==> trial 98: inputs <==
// upsample_csc
module upsample_csc (
    input  logic        clk,
    input  logic        resetn,
    input  logic        start,
    output logic        done,
    input  logic [15:0] sram_read_data,
    output logic [15:0] sram_write_data,
    output logic [17:0] sram_address,
    output logic        sram_we_n
);
logic [31:0] mult_1_in1, mult_1_in2;
logic [31:0] mult_2_in1, mult_2_in2;
logic [31:0] mult_3_in1, mult_3_in2;
logic [63:0] mult_1_res, mult_2_res, mult_3_res;
assign mult_1_res = mult_1_in1 * mult_1_in2;
assign mult_2_res = mult_2_in1 * mult_2_in2;
assign mult_3_res = mult_3_in1 * mult_3_in2;
M1 M1_unit (
    .CLOCK_50_I(clk),
    .resetn(resetn),
    .M1_start(start),
    .M1_done(done),
    .M1_SRAM_read_data(sram_read_data),
    .M1_SRAM_write_data(sram_write_data),
    .M1_SRAM_address(sram_address),
    .M1_SRAM_we_n(sram_we_n),
    .M1_mult_1_in1(mult_1_in1),
    .M1_mult_1_in2(mult_1_in2),
    .M1_mult_2_in1(mult_2_in1),
    .M1_mult_2_in2(mult_2_in2),
    .M1_mult_3_in1(mult_3_in1),
    .M1_mult_3_in2(mult_3_in2),
    .M1_mult_res_1(mult_1_res),
    .M1_mult_res_2(mult_2_res),
    .M1_mult_res_3(mult_3_res)
);
endmodule
clock: 10.7 ns
lec_check: 0
cap_margin: 20
core_margin: 2
core_utilization: 58
hold_slack_margin: -0.09
place_density: 0.6
setup_slack_margin: 1.45
slew_margin: 20
tns_end_percent: 5
run.sh (not shown) runs the stock make flow with config.mk's settings and CLKGATE_MAP_FILE=.
==> build 15 (differences from trial 98) <==
==> flow/config.mk (replaced) <==
export PLATFORM = sky130hd
export DESIGN_NAME = upsample_csc
export DESIGN_NICKNAME = upsample_csc
export VERILOG_FILES = /design/flow/design.v
export SDC_FILE = /design/flow/constraint.sdc
export NUM_CORES = 4
export LEC_CHECK = 0
export ABC_AREA = 1
export CAP_MARGIN = 20
export CORE_MARGIN = 2
export CORE_UTILIZATION = 72
export CTS_CLUSTER_SIZE = 99
export PLACE_DENSITY = 0.43
export SLEW_MARGIN = 20
==> flow/constraint.sdc (replaced) <==
create_clock -name core_clock -period 9.19 [get_ports {clk}]
set_input_delay 1.8380 -clock core_clock [delete_from_list [all_inputs] [get_ports {clk}]]
set_output_delay 1.8380 -clock core_clock [all_outputs]
set_load 0.01 [all_outputs]
==> notes <==
Build 15 failed in 5_1_grt, error GRT-0232. Trial 98 ran to the end with no violations.
In trial 98 the synthesized area is smaller than in build 15, by about 0.7%.
Synthesized cell count: build 15 is larger than trial 98 (14%).
In trial 98 the die size is higher than in build 15, by 23%.

========
==> exp/delta: inputs <==
upsample_csc again, from the RTL that the note above started with.
clock: 8.79 ns
lec_check: 0
abc_area: 1
cap_margin: 5
cell_pad_in_sites_detail_placement: 0
cell_pad_in_sites_global_placement: 0
core_margin: 2
core_utilization: 70
cts_cluster_diameter: 55
cts_cluster_size: 35
hold_slack_margin: -0.09
min_routing_layer: met1
place_density: 0.64
setup_slack_margin: 1.92
slew_margin: 0
==> exp/raven: changes against exp/delta <==
CELL_PAD_IN_SITES_GLOBAL_PLACEMENT = 2   (was 0)
CORE_MARGIN = 7   (was 2)
CORE_UTILIZATION = 18   (was 70)
CTS_CLUSTER_SIZE = default   (was 35)
GPL_ROUTABILITY_DRIVEN = 0   (was default)
HOLD_SLACK_MARGIN = default   (was -0.09)
MAX_ROUTING_LAYER = met4   (was default)
SETUP_SLACK_MARGIN = 2.06   (was 1.92)
SLEW_MARGIN = 30   (was 0)
==> flow/constraint.sdc (replaced) <==
create_clock -name core_clock -period 13.2 [get_ports {clk}]
set_input_delay 2.6400 -clock core_clock [delete_from_list [all_inputs] [get_ports {clk}]]
set_output_delay 2.6400 -clock core_clock [all_outputs]
set_load 0.01 [all_outputs]
==> exp/tundra: changes against exp/delta <==
ABC_AREA = default   (was 1)
CAP_MARGIN = 20   (was 5)
CELL_PAD_IN_SITES_DETAIL_PLACEMENT = default   (was 0)
CELL_PAD_IN_SITES_GLOBAL_PLACEMENT = default   (was 0)
CORE_UTILIZATION = 65   (was 70)
CTS_CLUSTER_DIAMETER = default   (was 55)
CTS_CLUSTER_SIZE = default   (was 35)
HOLD_SLACK_MARGIN = default   (was -0.09)
MIN_ROUTING_LAYER = default   (was met1)
PLACE_DENSITY = default   (was 0.64)
SETUP_SLACK_MARGIN = default   (was 1.92)
SLEW_MARGIN = 20   (was 0)
==> flow/constraint.sdc (replaced) <==
create_clock -name core_clock -period 8.62 [get_ports {clk}]
set_input_delay 1.7240 -clock core_clock [delete_from_list [all_inputs] [get_ports {clk}]]
set_output_delay 1.7240 -clock core_clock [all_outputs]
set_load 0.01 [all_outputs]
==> exp/ember: changes against exp/delta <==
CORE_UTILIZATION = 71   (was 70)
CTS_CLUSTER_SIZE = default   (was 35)
HOLD_SLACK_MARGIN = default   (was -0.09)
MAX_ROUTING_LAYER = met4   (was default)
SETUP_SLACK_MARGIN = 1.07   (was 1.92)
SLEW_MARGIN = 40   (was 0)
==> flow/constraint.sdc (replaced) <==
create_clock -name core_clock -period 10.6 [get_ports {clk}]
set_input_delay 2.1200 -clock core_clock [delete_from_list [all_inputs] [get_ports {clk}]]
set_output_delay 2.1200 -clock core_clock [all_outputs]
set_load 0.01 [all_outputs]
==> qor.yml <==
run_status:
  outcome: "no timing/DRC/antenna violations"
logic_synthesis:
  adder_share_pct: 38.8
  ys_top_cells_by_count: "inv_1 (1400), nand2_1 (1036), ha_1 (881), fa_1 (373), dfrtp_1 (342)"
  synth.avg_cell_area_um2: 7.92
  syn_area_um2: 47700
  simple_gate_share_pct: 16.3
  netlist.area_leader.share_pct: 23.1
  mux_area_share_pct: 0.0525
clocking:
  htree_levels: 3
die:
  die_area_um2: 279000
  dieHeight_um: 529
  rows: 188
placement:
  place_ws_ns: 2.28
global_routing:
  grt.total_usage_pct: 11.2
The numbers above come from exp/raven.

==> qor.yml <==
run_status:
  outcome: "stopped before the end"
  lastStage: "global routing (5_1_grt)"
  error: "[ERROR GRT-0232] Routing congestion too high. Check the congestion heatmap in the GUI."
logic_synthesis:
  mux_area_share_pct: 0.0525
  synth.avg_cell_area_um2: 7.92
  ys_top_cells_by_count: "inv_1 (1400), nand2_1 (1036), ha_1 (881), fa_1 (373), dfrtp_1 (342)"
placement:
  place_ws_ns: -0.726
The numbers above come from exp/delta.

==> qor.yml <==
placement:
  place_ws_ns: 0.178
logic_synthesis:
  synth-async-reset-ratio_pct: 100
  syn_area_um2: 47700
  synth.avg_cell_area_um2: 7.92
  adder_share_pct: 38.8
  netlist.area_leader.share_pct: 23.1
  ys_top_cells_by_count: "inv_1 (1400), nand2_1 (1036), ha_1 (881), fa_1 (373), dfrtp_1 (342)"
sta:
  fin_ws_ns: -0.350
  finalSetupViolations: 16
global_routing:
  grt.total_usage_pct: 39.9
run_status:
  so.violations: "setup timing"
  outcome: "failed layout checks"
die:
  die_area_um2: 69200
  dieHeight_um: 263
The numbers above come from exp/ember.

==> qor.yml <==
run_status:
  outcome: "failed layout checks"
  so.violations: "setup timing"
die:
  dieHeight_um: 274
sta:
  fin_ws_ns: -1.90
  finalSetupViolations: 38
logic_synthesis:
  simple_gate_share_pct: 12.7
  mux_area_share_pct: 1.24
placement:
  place_ws_ns: -1.80
The numbers above come from exp/tundra.

